==> run a <==
==> flow/design.v <==
module division(input clk, input rst, input start, input [31:0] dividendo, divisor,
                output [31:0] cociente, residuo, output done);
reg [31:0] shift_register;
reg [31:0] pre_divisor;
reg [31:0] cont;
reg idle;                       
reg done_r;                     
reg [15:0] resta, pre_cocido, res, cocido;
always @ (posedge clk) begin
  done_r <= 1'b0;
  if (rst) begin
    idle = 1'b1;
  end else if (idle) begin
    if (start) begin
      cont = 32'b0;
      shift_register = {8'b0, dividendo[15:0]};
      pre_cocido = 16'b0;
      pre_divisor = divisor;
      shift_register = shift_register << 1;
      cont = cont + 1'b1;
      idle = 1'b0;
    end
  end else begin
    if (cont < 5'd17) begin
      if (shift_register[31:16] < pre_divisor[15:0]) begin
        pre_cocido = pre_cocido << 1;
      end else begin
        resta = shift_register[31:16] - pre_divisor[15:0];
        pre_cocido = pre_cocido << 1;
        pre_cocido[0] = 1'b1;
        shift_register[31:16] = resta;
      end
      shift_register = shift_register << 1;
      cont = cont + 1'b1;
    end else begin
      cocido = pre_cocido;
      res = shift_register[31:16]>>1;
      idle = 1'b1;
      done_r <= 1'b1;
    end
  end
end
assign cociente = {16'b0, cocido};
assign residuo = {16'b0, res};
assign done = done_r;
endmodule
==> flow/run.sh <==
#!/bin/bash
# the make line also repeats each setting of config.mk as NAME=value (left out here)
make -C /OpenROAD-flow-scripts/flow DESIGN_CONFIG=/design/flow/config.mk WORK_HOME=/design/flow/orfs CLKGATE_MAP_FILE= finish
==> flow/config.mk <==
export PLATFORM = sky130hd
export DESIGN_NAME = division
export DESIGN_NICKNAME = division
export VERILOG_FILES = /design/flow/design.v
export SDC_FILE = /design/flow/constraint.sdc
export NUM_CORES = 4
export LEC_CHECK = 0
export ABC_AREA = 1
export CAP_MARGIN = 20
export CORE_ASPECT_RATIO = 0.5
export CORE_MARGIN = 2
export CORE_UTILIZATION = 72
export CTS_CLUSTER_DIAMETER = 373
export CTS_CLUSTER_SIZE = 100
export PLACE_DENSITY = 0.37
export SETUP_SLACK_MARGIN = 0.56
export SLEW_MARGIN = 20
export TNS_END_PERCENT = 5
==> flow/constraint.sdc <==
create_clock -name core_clock -period 4.78 [get_ports {clk}]
set_input_delay 0.9560 -clock core_clock [delete_from_list [all_inputs] [get_ports {clk}]]
set_output_delay 0.9560 -clock core_clock [all_outputs]
set_load 0.01 [all_outputs]
==> inputs of run b, as changes to run a <==
==> flow/config.mk (replaced) <==
export PLATFORM = sky130hd
export DESIGN_NAME = division
export DESIGN_NICKNAME = division
export VERILOG_FILES = /design/flow/design.v
export SDC_FILE = /design/flow/constraint.sdc
export NUM_CORES = 4
export LEC_CHECK = 0
export CAP_MARGIN = 20
export CORE_MARGIN = 2
export CORE_UTILIZATION = 72
export CTS_CLUSTER_DIAMETER = 357
export PLACE_DENSITY = 0.37
export SETUP_SLACK_MARGIN = -0.19
export SLEW_MARGIN = 20
==> flow/constraint.sdc (replaced) <==
create_clock -name core_clock -period 2.46 [get_ports {clk}]
set_input_delay 0.4920 -clock core_clock [delete_from_list [all_inputs] [get_ports {clk}]]
set_output_delay 0.4920 -clock core_clock [all_outputs]
set_load 0.01 [all_outputs]
==> inputs of run c, as changes to run a <==
==> flow/config.mk (replaced) <==
export PLATFORM = sky130hd
export DESIGN_NAME = division
export DESIGN_NICKNAME = division
export VERILOG_FILES = /design/flow/design.v
export SDC_FILE = /design/flow/constraint.sdc
export NUM_CORES = 4
export LEC_CHECK = 0
export ABC_AREA = 1
export CAP_MARGIN = 20
export CORE_MARGIN = 2
export CORE_UTILIZATION = 72
export CTS_CLUSTER_DIAMETER = 353
export CTS_CLUSTER_SIZE = 99
export PLACE_DENSITY = 0.6
export SLEW_MARGIN = 20
export TNS_END_PERCENT = 5
==> flow/constraint.sdc (replaced) <==
create_clock -name core_clock -period 2.74 [get_ports {clk}]
set_input_delay 0.5480 -clock core_clock [delete_from_list [all_inputs] [get_ports {clk}]]
set_output_delay 0.5480 -clock core_clock [all_outputs]
set_load 0.01 [all_outputs]
==> impl_metrics.py <==
# Physical implementation metrics
metrics = {
    "outcome": {
        "status": "finished clean",
    },
    "global_routing": {
        "grt_pass1_wl_mm": 23.51,
    },
    "synth": {
        "aoi_share_pct": 4.491,
        "top_cell": "nand2_1",
    },
    "sta": {
        "fmax_mhz": 417.0,
    },
    "setup_path": {
        "required_ns": 3.03,
    },
    "floorplan": {
        "core_area_sq_um": 9639,
    },
    "power": {
        "p_total_mw": 4.801,
    },
}
Source of the figures above: run c

==> impl_metrics.py <==
# Physical implementation metrics
metrics = {
    "power": {
        "p_total_mw": 2.842,
    },
    "placed_design": {
        "dp.cells": 958,
        "place_hpwl_mm": 9.981,
    },
    "floorplan": {
        "ios": 132,
        "core_area_sq_um": 9509,
    },
    "sta": {
        "slew_viol_final": 0,
        "fmax_mhz": 337.8,
    },
    "synth": {
        "top_cell": "nand2_1",
        "netlist_area_sq_um": 7077,
        "aoi_share_pct": 4.491,
    },
    "global_routing": {
        "grt_pass1_wl_mm": 25.86,
    },
    "outcome": {
        "status": "finished clean",
    },
    "setup_path": {
        "required_ns": 4.83,
    },
}
Source of the figures above: run a

==> impl_metrics.py <==
# Physical implementation metrics
metrics = {
    "sta": {
        "setup_viol": 94,
        "layout_setup_ws_ns": -0.2563,
    },
    "outcome": {
        "status": "failed layout checks",
        "violations": "setup timing",
    },
    "floorplan": {
        "core_area_sq_um": 8299,
    },
    "synth": {
        "top_cell": "edfxtp_1",
    },
    "power": {
        "p_total_mw": 5.854,
    },
    "setup_path": {
        "required_ns": 2.72,
    },
}
Source of the figures above: run b


---

==> inputs of v4 <==
RTL: the design.v shown in full above, as it stands there.
Settings: LEC_CHECK=0, CAP_MARGIN=20, CORE_MARGIN=2, CORE_UTILIZATION=72, PLACE_DENSITY=0.6, SLEW_MARGIN=20; clock period 4.04 ns.
run.sh (not shown) runs the stock make flow with config.mk's settings and CLKGATE_MAP_FILE=.
==> v19: changes against v4 <==
- CORE_UTILIZATION: 72 -> 40
==> flow/constraint.sdc (replaced) <==
create_clock -name core_clock -period 4.42 [get_ports {clk}]
set_input_delay 0.8840 -clock core_clock [delete_from_list [all_inputs] [get_ports {clk}]]
set_output_delay 0.8840 -clock core_clock [all_outputs]
set_load 0.01 [all_outputs]
==> v37: changes against v4 <==
- CORE_UTILIZATION: 72 -> 68
- CTS_CLUSTER_DIAMETER: default -> 399
- CTS_CLUSTER_SIZE: default -> 98
==> flow/constraint.sdc (replaced) <==
create_clock -name core_clock -period 10.0 [get_ports {clk}]
set_input_delay 2.0000 -clock core_clock [delete_from_list [all_inputs] [get_ports {clk}]]
set_output_delay 2.0000 -clock core_clock [all_outputs]
set_load 0.01 [all_outputs]
==> v20: changes against v4 <==
- ABC_AREA: default -> 1
- CORE_ASPECT_RATIO: default -> 1.47
- CTS_CLUSTER_DIAMETER: default -> 379
- CTS_CLUSTER_SIZE: default -> 10
- TNS_END_PERCENT: default -> 5
==> flow/constraint.sdc (replaced) <==
create_clock -name core_clock -period 2.74 [get_ports {clk}]
set_input_delay 0.5480 -clock core_clock [delete_from_list [all_inputs] [get_ports {clk}]]
set_output_delay 0.5480 -clock core_clock [all_outputs]
set_load 0.01 [all_outputs]
==> impl_metrics.env <==
# implementation run metrics
export IMPL_status="timing/DRC/antenna clean"
export IMPL_fin_nets=936
export IMPL_finClkSkew_ns=0.00943
export IMPL_grt_use_met3=0.0697
export IMPL_min_from="pre_cocido[15]"
export IMPL_wl_um=18600
export IMPL_syn_inst=767
export IMPL_powerDensity_nw_per_um2=621
export IMPL_die_w_um=85.8
export IMPL_grt_max_degree=38
export IMPL_insertion_delay_ns=0.42
[end of results for v20]
==> impl_metrics.env <==
# implementation run metrics
export IMPL_wl_um=11200
export IMPL_antenna_left=0
export IMPL_die_w_um=129
export IMPL_min_from="pre_cocido[15]"
export IMPL_status="timing/DRC/antenna clean"
export IMPL_synthDistinctLibCells=55
export IMPL_insertion_delay_ns=0.42
export IMPL_netlist_area_um2=6240
export IMPL_finClkSkew_ns=0.00690
export IMPL_grt_max_degree=84
export IMPL_ir_worst_vdd_v=0.000271
export IMPL_fin_nets=644
export IMPL_wl_met2_um=5590
export IMPL_cp_max_fo=10
export IMPL_syn_inst=482
export IMPL_grt_use_met3=0.0374
export IMPL_ys_ff=128
[end of results for v19]
==> impl_metrics.env <==
# implementation run metrics
export IMPL_hold_path_class="register to register"
export IMPL_comb_power_share=0.081
export IMPL_insertion_delay_ns=0.53
export IMPL_grt_max_degree=84
export IMPL_die_w_um=99.8
export IMPL_wl_um=11300
export IMPL_grt_use_met3=0.0592
export IMPL_fin_nets=642
export IMPL_status="timing/DRC/antenna clean"
export IMPL_powerDensity_nw_per_um2=180
export IMPL_syn_inst=482
[end of results for v37]
==> impl_metrics.env <==
# implementation run metrics
export IMPL_status="timing/DRC/antenna clean"
export IMPL_powerDensity_nw_per_um2=460
export IMPL_grt_max_degree=51
export IMPL_grt_use_met3=0.0755
export IMPL_wl_um=14100
export IMPL_die_w_um=97.1
export IMPL_top_usage_layer="met2"
export IMPL_ys_cells=482
export IMPL_signal_buffers=72
export IMPL_place_area_um2=6880
export IMPL_fin_nets=645
export IMPL_place_congestion=0.866
export IMPL_finClkSkew_ns=0.00860
export IMPL_insertion_delay_ns=0.52
export IMPL_netlist_area_um2=6240
[end of results for v4]

---

==> v2: inputs <==
RTL: the design.v shown in full above, as it stands there.
Settings: LEC_CHECK=0, ABC_AREA=1, CAP_MARGIN=30, CORE_MARGIN=2, CORE_UTILIZATION=70, CTS_CLUSTER_DIAMETER=233, CTS_CLUSTER_SIZE=72, GPL_ROUTABILITY_DRIVEN=0, PLACE_DENSITY=0.78, SLEW_MARGIN=20; clock period 2.46 ns.
==> v29 (differences from v2) <==
Settings changed: ABC_AREA 1 to 0, CAP_MARGIN 30 to 0, CTS_CLUSTER_SIZE 72 to unset, GPL_ROUTABILITY_DRIVEN 0 to unset, PLACE_DENSITY 0.78 to unset, SETUP_SLACK_MARGIN set to 0.73.
==> flow/constraint.sdc (replaced) <==
create_clock -name core_clock -period 2.47 [get_ports {clk}]
set_input_delay 0.4940 -clock core_clock [delete_from_list [all_inputs] [get_ports {clk}]]
set_output_delay 0.4940 -clock core_clock [all_outputs]
set_load 0.01 [all_outputs]
==> v3 (differences from v2) <==
Settings changed: CAP_MARGIN 30 to 20, CTS_CLUSTER_DIAMETER 233 to unset, CTS_CLUSTER_SIZE 72 to 74, GPL_ROUTABILITY_DRIVEN 0 to unset, PLACE_DENSITY 0.78 to 0.38, SETUP_SLACK_MARGIN set to 0.63.
==> flow/constraint.sdc (replaced) <==
create_clock -name core_clock -period 2.61 [get_ports {clk}]
set_input_delay 0.5220 -clock core_clock [delete_from_list [all_inputs] [get_ports {clk}]]
set_output_delay 0.5220 -clock core_clock [all_outputs]
set_load 0.01 [all_outputs]
==> v24 (differences from v2) <==
Settings changed: ABC_AREA 1 to 0, CORE_UTILIZATION 70 to 65, CTS_CLUSTER_SIZE 72 to unset, GPL_ROUTABILITY_DRIVEN 0 to unset, PLACE_DENSITY 0.78 to unset, PLACE_DENSITY_LB_ADDON set to 0.09.
==> flow/constraint.sdc (replaced) <==
create_clock -name core_clock -period 4.9 [get_ports {clk}]
set_input_delay 0.9800 -clock core_clock [delete_from_list [all_inputs] [get_ports {clk}]]
set_output_delay 0.9800 -clock core_clock [all_outputs]
set_load 0.01 [all_outputs]
==> comparison table <==
	v29	v2	v3	v24
Gr busiest metal	-	met2	met2	met2
Final-report max-slew violation count	-	0	0	0
Die height	98.41 um	104.5 um	104.5 um	102.0 um
Shortest period the worst path allows	-	2.344 ns	2.643 ns	2.982 ns
Tightest slew margin relative to the limit	-	-	0.5772	0.4205
Fraction of met3 tracks used by global routing	-	0.07735	0.08609	0.05882
Max stage delay on crit path	-	0.42 ns	0.48 ns	0.43 ns
Overall power of the completed layout	-	5.664 mW	5.863 mW	2.799 mW
GR Util met2	-	0.4757	0.6536	0.4013
Leakage	-	3.595 nW	3.965 nW	2.721 nW
Number of hold buffers added after CTS	-	0	0	0
Multi-input combinational cell area	-	2604 um^2	2974 um^2	2123 um^2
Sequential fraction of design power	-	0.451	0.413	0.456
Maximum clock path buffer count	-	2	2	2
Share of the final layout cell area in sequential cells	-	0.4537	0.4143	0.5080
Outcome	aborted with a tool error	finished clean	failed layout checks	finished clean
Stage where the flow stopped	clock tree synthesis (4_1_cts)	-	-	-
Layout check failures	-	-	setup timing	-
Largest voltage drop on the vdd net	-	0.0005009 V	0.0006924 V	0.0002453 V
Critical Path AT	-	2.62 ns	2.95 ns	3.21 ns
Number of warnings in the stage logs	-	61	65	59
H-tree Lvls	-	4	4	4
End point of the most critical hold path	-	cocido[15]	cocido[3]	cocido[7]

---

==> run D <==
// division: RTL as listed in full above, without the edits since
export LEC_CHECK = 0
export ABC_AREA = 0
export CAP_MARGIN = 30
export CORE_MARGIN = 2
export CORE_UTILIZATION = 72
export CTS_CLUSTER_DIAMETER = 233
export HOLD_SLACK_MARGIN = -0.09
export PLACE_DENSITY_LB_ADDON = 0.09
export SETUP_SLACK_MARGIN = 0.28
export SLEW_MARGIN = 20
create_clock -name core_clock -period 4.9 [get_ports {clk}]
==> run G (differences from run D) <==
- CORE_MARGIN: 2 -> 4
- CORE_UTILIZATION: 72 -> 26
- CTS_CLUSTER_SIZE: unset -> 87
- HOLD_SLACK_MARGIN: -0.09 -> unset
- SETUP_SLACK_MARGIN: 0.28 -> 1.4
- TNS_END_PERCENT: unset -> 10
==> run B (differences from run D) <==
- ABC_AREA: 0 -> unset
- CAP_MARGIN: 30 -> 20
- CORE_UTILIZATION: 72 -> 40
- CTS_CLUSTER_DIAMETER: 233 -> unset
- HOLD_SLACK_MARGIN: -0.09 -> unset
- PLACE_DENSITY: unset -> 0.6
- PLACE_DENSITY_LB_ADDON: 0.09 -> unset
- SETUP_SLACK_MARGIN: 0.28 -> unset
==> flow/constraint.sdc (replaced) <==
create_clock -name core_clock -period 10.0 [get_ports {clk}]
set_input_delay 2.0000 -clock core_clock [delete_from_list [all_inputs] [get_ports {clk}]]
set_output_delay 2.0000 -clock core_clock [all_outputs]
set_load 0.01 [all_outputs]
==> summary of the runs <==
Core utilization, lowest first: run G, run B, run D.
Of run B and run G, run B has the higher sequential share of layout area (gap 1.5 points).
In run B the design area is larger than in run D, by about 1.2%.
In synthesized cell count, run D and run G do not differ.
Count of clock-buffer cells in the layout, lowest first: run D, run G, run B.
The highest clock skew belongs to run B, the lowest to run G.
In sequential cell count, run G and run B do not differ.

---

==> 05-24 <==
// division: RTL as listed in full above, without the edits since
clock: 2.46 ns
lec_check: 0
cap_margin: 20
core_margin: 2
core_utilization: 69
cts_cluster_size: 40
setup_slack_margin: 0.73
slew_margin: 20
==> inputs of 03-09, as changes to 05-24 <==
- ABC_AREA: not set -> 1
- CORE_UTILIZATION: 69 -> 72
- CTS_CLUSTER_SIZE: 40 -> 72
- PLACE_DENSITY: not set -> 0.95
- SETUP_SLACK_MARGIN: 0.73 -> 0.48
==> inputs of 04-26, as changes to 05-24 <==
- CORE_UTILIZATION: 69 -> 40
- CTS_CLUSTER_SIZE: 40 -> not set
- PLACE_DENSITY: not set -> 0.6
- SETUP_SLACK_MARGIN: 0.73 -> 1.24
==> flow/constraint.sdc (replaced) <==
create_clock -name core_clock -period 4.42 [get_ports {clk}]
set_input_delay 0.8840 -clock core_clock [delete_from_list [all_inputs] [get_ports {clk}]]
set_output_delay 0.8840 -clock core_clock [all_outputs]
set_load 0.01 [all_outputs]
==> results_slide.txt <==
Key Metrics from the Run

Run status
  • Status: did not finish
  • Fail Step: 5_1_grt
  • Tool error: [ERROR DPL-0038] Utilization greater than 100%, impossible to legalize

Die
  • Core box area: 9639 um^2
  • Die Ht: 103.1 um
  • Chip Area: 10640 um^2
  • Die X: 103.1 um

Placement
  • DP Cell Count: 965
  • Placer congestion estimate: 0.9873
  • Dpl hpwl: 11380 um

Yosys
  • Top-count cell post-synth: nand2_1
  • Cell variety after synth: 43
  • Gate Count Post-Synth: 767
  • Post-Syn Area: 7077 um^2
  • Post-Synth Adder-Cell Area: 3.465%
-- figures above: 03-09

==> results_slide.txt <==
Key Metrics from the Run

Run status
  • Status: did not finish
  • Fail Step: 4_1_cts
  • Tool error: [ERROR DPL-0033] detailed placement checks failed during check placement.

Placement
  • Dpl hpwl: 8057 um
  • DP Cell Count: 658
  • Placer congestion estimate: 0.9393

Yosys
  • Gate Count Post-Synth: 482
  • Post-Synth Adder-Cell Area: 3.931%
  • Top-count cell post-synth: edfxtp_1
  • Syn Area/Cell: 12.94 um^2
  • Post-Syn Area: 6238 um^2
  • Cell variety after synth: 55
  • Cell area leaders: edfxtp_1 (61%), buf_4 (4.0%), xor2_1 (3.8%), ha_1 (3.6%), nor2_1 (2.9%)

Die
  • Die Ht: 99.09 um
  • Chip Area: 9818 um^2
  • Core box area: 8763 um^2
  • Die X: 99.09 um
-- figures above: 05-24

==> results_slide.txt <==
Implementation Results

Yosys
  • EDFF count, synth: 126
  • Top-count cell post-synth: edfxtp_1
  • Gate Count Post-Synth: 482
  • Post-Syn Area: 6238 um^2
  • Post-Synth Adder-Cell Area: 3.931%

Die
  • Core box area: 15200 um^2
  • Chip Area: 16610 um^2
  • Die X: 128.9 um
  • Die Ht: 128.9 um

Finish
  • Logic area: 2131 um^2

GRT
  • GRT Max-Usage Layer: met2

Placement
  • DP Cell Count: 728
  • Dpl hpwl: 7359 um

Run status
  • Status: timing/DRC/antenna clean

Final timing
  • Slew Limit Fails: 0
-- figures above: 04-26

No activity file was given, so power comes from the tool's default toggle rates.
